## lane 1
Design cfs_aligner, start of the top module:
  module cfs_aligner#(
    parameter ALGN_DATA_WIDTH = 32,
    parameter FIFO_DEPTH      = 8,
    localparam int unsigned APB_ADDR_WIDTH    = 16,
    localparam int unsigned APB_DATA_WIDTH    = 32,
    localparam int unsigned ALGN_OFFSET_WIDTH = ALGN_DATA_WIDTH <= 8 ? 1 : $clog2(ALGN_DATA_WIDTH/8),
    localparam int unsigned ALGN_SIZE_WIDTH   = $clog2(ALGN_DATA_WIDTH/8)+1
  ) (
    input wire clk,
    input wire reset_n,
    input wire[APB_ADDR_WIDTH-1:0]    paddr,
    input wire                        pwrite,
    input wire                        psel,
    input wire                        penable,
    input wire[APB_DATA_WIDTH-1:0]    pwdata,
    output wire                       pready,
    output reg[APB_DATA_WIDTH-1:0]    prdata,
    output reg                        pslverr,
    input                             md_rx_valid,
    input[ALGN_DATA_WIDTH-1:0]        md_rx_data,
    input[ALGN_OFFSET_WIDTH-1:0]      md_rx_offset,
    input[ALGN_SIZE_WIDTH-1:0]        md_rx_size,
    output reg                        md_rx_ready,
    output reg                        md_rx_err,
    output reg                        md_tx_valid,
    output reg[ALGN_DATA_WIDTH-1:0]   md_tx_data,
    output reg[ALGN_OFFSET_WIDTH-1:0] md_tx_offset,
    output reg[ALGN_SIZE_WIDTH-1:0]   md_tx_size,
    input                             md_tx_ready,
    input                             md_tx_err,
    output reg                        irq
  );
For scale: ~170 I/O pins, ~35,000 µm² of cells after synthesis.
make LEC_CHECK=0 CAP_MARGIN=15 CORE_MARGIN=2 CORE_UTILIZATION=72 CTS_CLUSTER_DIAMETER=52 CTS_CLUSTER_SIZE=40 HOLD_SLACK_MARGIN=-0.05 PLACE_DENSITY=0.66 SETUP_SLACK_MARGIN=1.39 SLEW_MARGIN=20 finish   # period 4.81 ns
run.sh (not shown) runs the stock make flow with config.mk's settings and CLKGATE_MAP_FILE=.
| lane 1 | all stages done | FAIL | negative setup slack |
Edits applied to the flow inputs when going from lane 1 to lane 2:
Settings: CTS_CLUSTER_DIAMETER: 52 -> unset; HOLD_SLACK_MARGIN: -0.05 -> unset; SETUP_SLACK_MARGIN: 1.39 -> unset; CORE_UTILIZATION: 72 -> 66; PLACE_DENSITY: 0.66 -> unset; CAP_MARGIN: 15 -> 20; the clock period (ns, I/O delays scaled along): 4.81 -> 5.84.
[summary]
Of lane 1 and lane 2, just one finished clean: lane 2.
Lane 1 completed end to end; final checks failed (negative setup slack).
From lane 2 to lane 1, proportion of synthesized area in mux cells did not move at all.
In lane 2 the setup slack turned out 350 ps higher than in lane 1.
Compared to lane 1, lane 2 has total non-filler cell area in the finished layout 7.4% lower.
In lane 2, critical path required time is higher than in lane 1.
From lane 1 to lane 2 the numbers moved as follows: delay contributed by the slowest stage of the critical path increased by 70 ps relative to the old numbers; first-pass iteration count of the detailed router decreased by 6 relative to the old numbers; total negative slack increased by 480 ps relative to the old numbers.
--- input diff lane 2..lane 3 ---
Settings: CTS_CLUSTER_SIZE: 40 -> unset; CORE_UTILIZATION: 66 -> 40; SETUP_SLACK_MARGIN: unset -> -0.71; the clock period (ns, I/O delays scaled along): 5.84 -> 8.62.
Results
- Summary of the comparison: worst slack on hold paths is higher in lane 3, relative to lane 2.
- Lane 3 vs lane 2 — total instance count after detailed placement rose about 12%.
- Die area | lane 3 > lane 2
The inputs of lane 4 differ from those of lane 3 as listed below.
Settings: a deleted SETUP_SLACK_MARGIN that had been -0.71; a change of SLEW_MARGIN from 20 to 5; an added ABC_AREA of 1; a change of CORE_UTILIZATION from 40 to 66; a change of the clock period (ns, I/O delays scaled along) from 8.62 to 5.68.
## What came out
- Non-clock buffer count: lane 4 vs lane 3 up about 8%
- Sort lane 4 and lane 3 by AND-OR/OR-AND share of the synthesized area desc -> top: lane 3
- Highest net fanout along the worst path in lane 4 is 9 above lane 3.
Input-level comparison between lane 5 and lane 4:
Settings: swapping 66 for 72 in CORE_UTILIZATION; putting PLACE_DENSITY at 0.64 where nothing was set; putting MAX_ROUTING_LAYER at met4 where nothing was set.
==> comparison <==
Lane 5 against lane 4: count of clock-buffer cells in the layout -about 9%, total via count in the routed design rose about 8%.
The run showing the greater depth of the most critical reg-to-reg path is lane 4.
Compared with lane 4, in lane 5 cell area fell by about 0.38%; final critical-path share of the clock period rose by 5.1 points; latest clock arrival within the worst-skew pair rose by 20 ps; post-place instance area stayed essentially flat.
Lane 5: overall die area about 8% below lane 4
Note that the overall routed net length recorded for lane 5 amounts to 1.14 times the value seen in lane 4.
Looking at startpoint-to-endpoint class of the critical path, the reg -> reg result is from lane 4; the in -> out one comes from lane 5.
